v33:
==> flow/design.v <==
module top(
    input logic clk,         
    input logic rst,         
    output logic RGB_R,      
    output logic RGB_G,      
    output logic RGB_B       
);
    localparam CLK_FREQ = 12_000_000;  
    localparam PWM_RESOLUTION = 8;   
    localparam PWM_MAX = (1 << PWM_RESOLUTION) - 1;   
    localparam PWM_CYCLES = 256;   
    localparam DEGREES_MAX = 360;
    localparam CYCLES_PER_DEGREE = CLK_FREQ / DEGREES_MAX;   
    typedef enum logic [1:0] {
        STATE_PWM_COUNT,
        STATE_DEGREE_COUNT,
        STATE_HSV_CALC,
        STATE_PWM_OUTPUT
    } state_t;
    logic [PWM_RESOLUTION-1:0] pwm_counter;
    logic [PWM_RESOLUTION-1:0] red_pwm_value, green_pwm_value, blue_pwm_value;
    logic [31:0] degree_counter;
    logic [8:0] current_degree;
    state_t current_state;
    state_t next_state;
    always_ff @(posedge clk) begin
        if (rst) current_state <= STATE_PWM_COUNT;
        else current_state <= next_state;
    end
    always_comb begin  
        case (current_state)
            STATE_PWM_COUNT: begin
                if (degree_counter == CYCLES_PER_DEGREE - 1) begin
                    next_state = STATE_DEGREE_COUNT;
                end else begin
                    next_state = STATE_PWM_COUNT;
                end
            end
            STATE_DEGREE_COUNT: begin
                next_state = STATE_HSV_CALC;
            end
            STATE_HSV_CALC: begin
                next_state = STATE_PWM_OUTPUT;
            end
            STATE_PWM_OUTPUT: begin
                next_state = STATE_PWM_COUNT;
            end
            default: begin
                next_state = STATE_PWM_COUNT;
            end
        endcase
    end
    always_ff @(posedge clk) begin
        if (rst) begin
            pwm_counter <= 0;
            degree_counter <= 0;
            current_degree <= 0;
            red_pwm_value <= 0;
            green_pwm_value <= 0;
            blue_pwm_value <= 0;
        end else
        case (current_state)
            STATE_PWM_COUNT: begin
                pwm_counter <= pwm_counter + 1;                
                if (degree_counter == CYCLES_PER_DEGREE - 1) begin
                    degree_counter <= 0;
                end else begin
                    degree_counter <= degree_counter + 1;
                end
            end
            STATE_DEGREE_COUNT: begin
                if (current_degree == DEGREES_MAX - 1) begin
                    current_degree <= 0;
                end else begin
                    current_degree <= current_degree + 1;
                end
            end
            STATE_HSV_CALC: begin
                if (current_degree < 60) begin
                    red_pwm_value <= PWM_MAX;
                end else if (current_degree < 120) begin
                    red_pwm_value <= PWM_MAX - ((current_degree - 60) * PWM_MAX / 60);
                end else if (current_degree < 240) begin
                    red_pwm_value <= 0;
                end else if (current_degree < 300) begin
                    red_pwm_value <= (current_degree - 240) * PWM_MAX / 60;
                end else begin
                    red_pwm_value <= PWM_MAX;
                end
                if (current_degree < 60) begin
                    green_pwm_value <= current_degree * PWM_MAX / 60;
                end else if (current_degree < 180) begin
                    green_pwm_value <= PWM_MAX;
                end else if (current_degree < 240) begin
                    green_pwm_value <= PWM_MAX - ((current_degree - 180) * PWM_MAX / 60);
                end else begin
                    green_pwm_value <= 0;
                end
                if (current_degree < 120) begin
                    blue_pwm_value <= 0;
                end else if (current_degree < 180) begin
                    blue_pwm_value <= (current_degree - 120) * PWM_MAX / 60;
                end else if (current_degree < 300) begin
                    blue_pwm_value <= PWM_MAX;
                end else begin
                    blue_pwm_value <= PWM_MAX - ((current_degree - 300) * PWM_MAX / 60);
                end
            end
            STATE_PWM_OUTPUT: begin
            end
        endcase
    end
    assign RGB_R = (pwm_counter > red_pwm_value) ? 1'b1 : 1'b0;
    assign RGB_G = (pwm_counter > green_pwm_value) ? 1'b1 : 1'b0;
    assign RGB_B = (pwm_counter > blue_pwm_value) ? 1'b1 : 1'b0;
endmodule
export LEC_CHECK = 0
export ABC_AREA = 0
export CAP_MARGIN = 5
export CELL_PAD_IN_SITES_DETAIL_PLACEMENT = 0
export CORE_ASPECT_RATIO = 1.29
export CORE_MARGIN = 2
export CORE_UTILIZATION = 26
export GPL_ROUTABILITY_DRIVEN = 0
export HOLD_SLACK_MARGIN = 0.07
export MAX_ROUTING_LAYER = met4
export MIN_ROUTING_LAYER = met1
export PLACE_DENSITY = 0.62
export SETUP_SLACK_MARGIN = -0.18
export SLEW_MARGIN = 5
export TNS_END_PERCENT = 80
create_clock -name core_clock -period 16.0 [get_ports {clk}]
run.sh (not shown) runs the stock make flow with config.mk's settings and CLKGATE_MAP_FILE=.
Per the final summary, v33 finished and its layout is clean on timing, DRC and antenna.
[inputs] v7 vs v33
Settings: HOLD_SLACK_MARGIN removed (was 0.07); GPL_ROUTABILITY_DRIVEN removed (was 0); CORE_ASPECT_RATIO changed from 1.29 to 1.06; SLEW_MARGIN changed from 5 to 20; CORE_UTILIZATION changed from 26 to 72; SETUP_SLACK_MARGIN removed (was -0.18); PLACE_DENSITY changed from 0.62 to 0.35; TNS_END_PERCENT removed (was 80); CAP_MARGIN changed from 5 to 40; MAX_ROUTING_LAYER changed from met4 to met5; the clock period (ns, I/O delays scaled along) changed from 16.0 to 4.29.
Notes after the runs:
v7 — initial cell density of the core 47 points higher, v33 as reference. v33 -> v7: mean instance size in the synthesized netlist delta 0, exact match. No stage failed in v33, and the final checks on the layout all came back clean. v7: it failed during detailed placement, and the tool reported DPL-0033. ~same synthesized cell count in v7 and v33. Area fraction in xor and xnor cells came out exactly the same in v7 and v33. Diff v33 -> v7: cell area after technology mapping neither gained nor lost much; overall chip area lower; yosys cell count barely changed.
#### Input delta (v36 over v7)
Settings: setting PLACE_DENSITY_LB_ADDON to 0.01 for the first time; removing PLACE_DENSITY (formerly 0.35).
### Flow results
Of v7 and v36, not a single run came through the flow clean.
Seen in the log of v7: DPL-0033 during detailed placement, after which the run never completed.
v36 is listed as incomplete: the tool reported an error in clock tree synthesis and the run ended there.
From v7 to v36, area fraction in compound gates did not move at all.
Any difference in post-synthesis net count between v7 and v36 is small enough to ignore.
Area inside the core boundary: v36 vs v7 — no meaningful difference
Comparing v7 against v36, there is no change at all in total die area.
| flip-flop and latch count after synthesis | v7 vs v36 | ≈ equal |
Delta (v36 minus v7): mapped cell area held, routability-driven placement congestion ratio went down 3.9%, number of I/O port buffers held, cell row count held.
The inputs of v28 differ from those of v36 as listed below.
Settings: removing PLACE_DENSITY_LB_ADDON (formerly 0.01); setting PLACE_DENSITY to 0.37 for the first time.
Findings:
v28 did not finish; a tool error ended it in detailed placement. As far as area fraction in compound gates goes, v28 and v36 are indistinguishable; the numbers are identical. Reported for v36 and v28, area of the core turned out identical to the last digit. Total standard cell area after synthesis: v28 vs v36 identical. From v36 to v28 the numbers moved as follows: number of cell rows was more or less identical; average cell area after synthesis was more or less identical; number of distinct library cell variants in the gate-level netlist after synthesis flat; number of instances in the synthesized netlist comparable. Global placement routability congestion: v28 vs v36 up about 4%. Changes observed in v28 relative to v36: die area stayed essentially flat, chip area in the Yosys report level.
Edits applied to the flow inputs when going from v28 to v6:
Settings: PLACE_DENSITY no longer set, was 0.37; CORE_UTILIZATION now 29, was 72; MIN_ROUTING_LAYER no longer set, was met1; CELL_PAD_IN_SITES_DETAIL_PLACEMENT no longer set, was 0; CAP_MARGIN now 20, was 40; ABC_AREA no longer set, was 0; MAX_ROUTING_LAYER no longer set, was met5; CORE_ASPECT_RATIO no longer set, was 1.06; the clock period (ns, I/O delays scaled along) now 13.3, was 4.29.
Results
v6: all stages complete, timing, DRC and antenna checks passed. Number of nets at floorplan across v6 and v28: no real change. Final weighted congestion in routability-driven placement: v6 vs v28 down about 25%. Floorplan die height of v6 exceeds that of v28 by more than half. Share of the core filled by cells before placement in v6 is 44 points lower than in v28. Summary of v6 over v28: cell area after synthesis was more or less identical, floorplan core area went up about 150%. Comparing v6 and v28, die width is higher on v6. v28 -> v6: post-synth area from yosys stat delta 0, exact match. v6 against v28; die area is up by more than 100%.
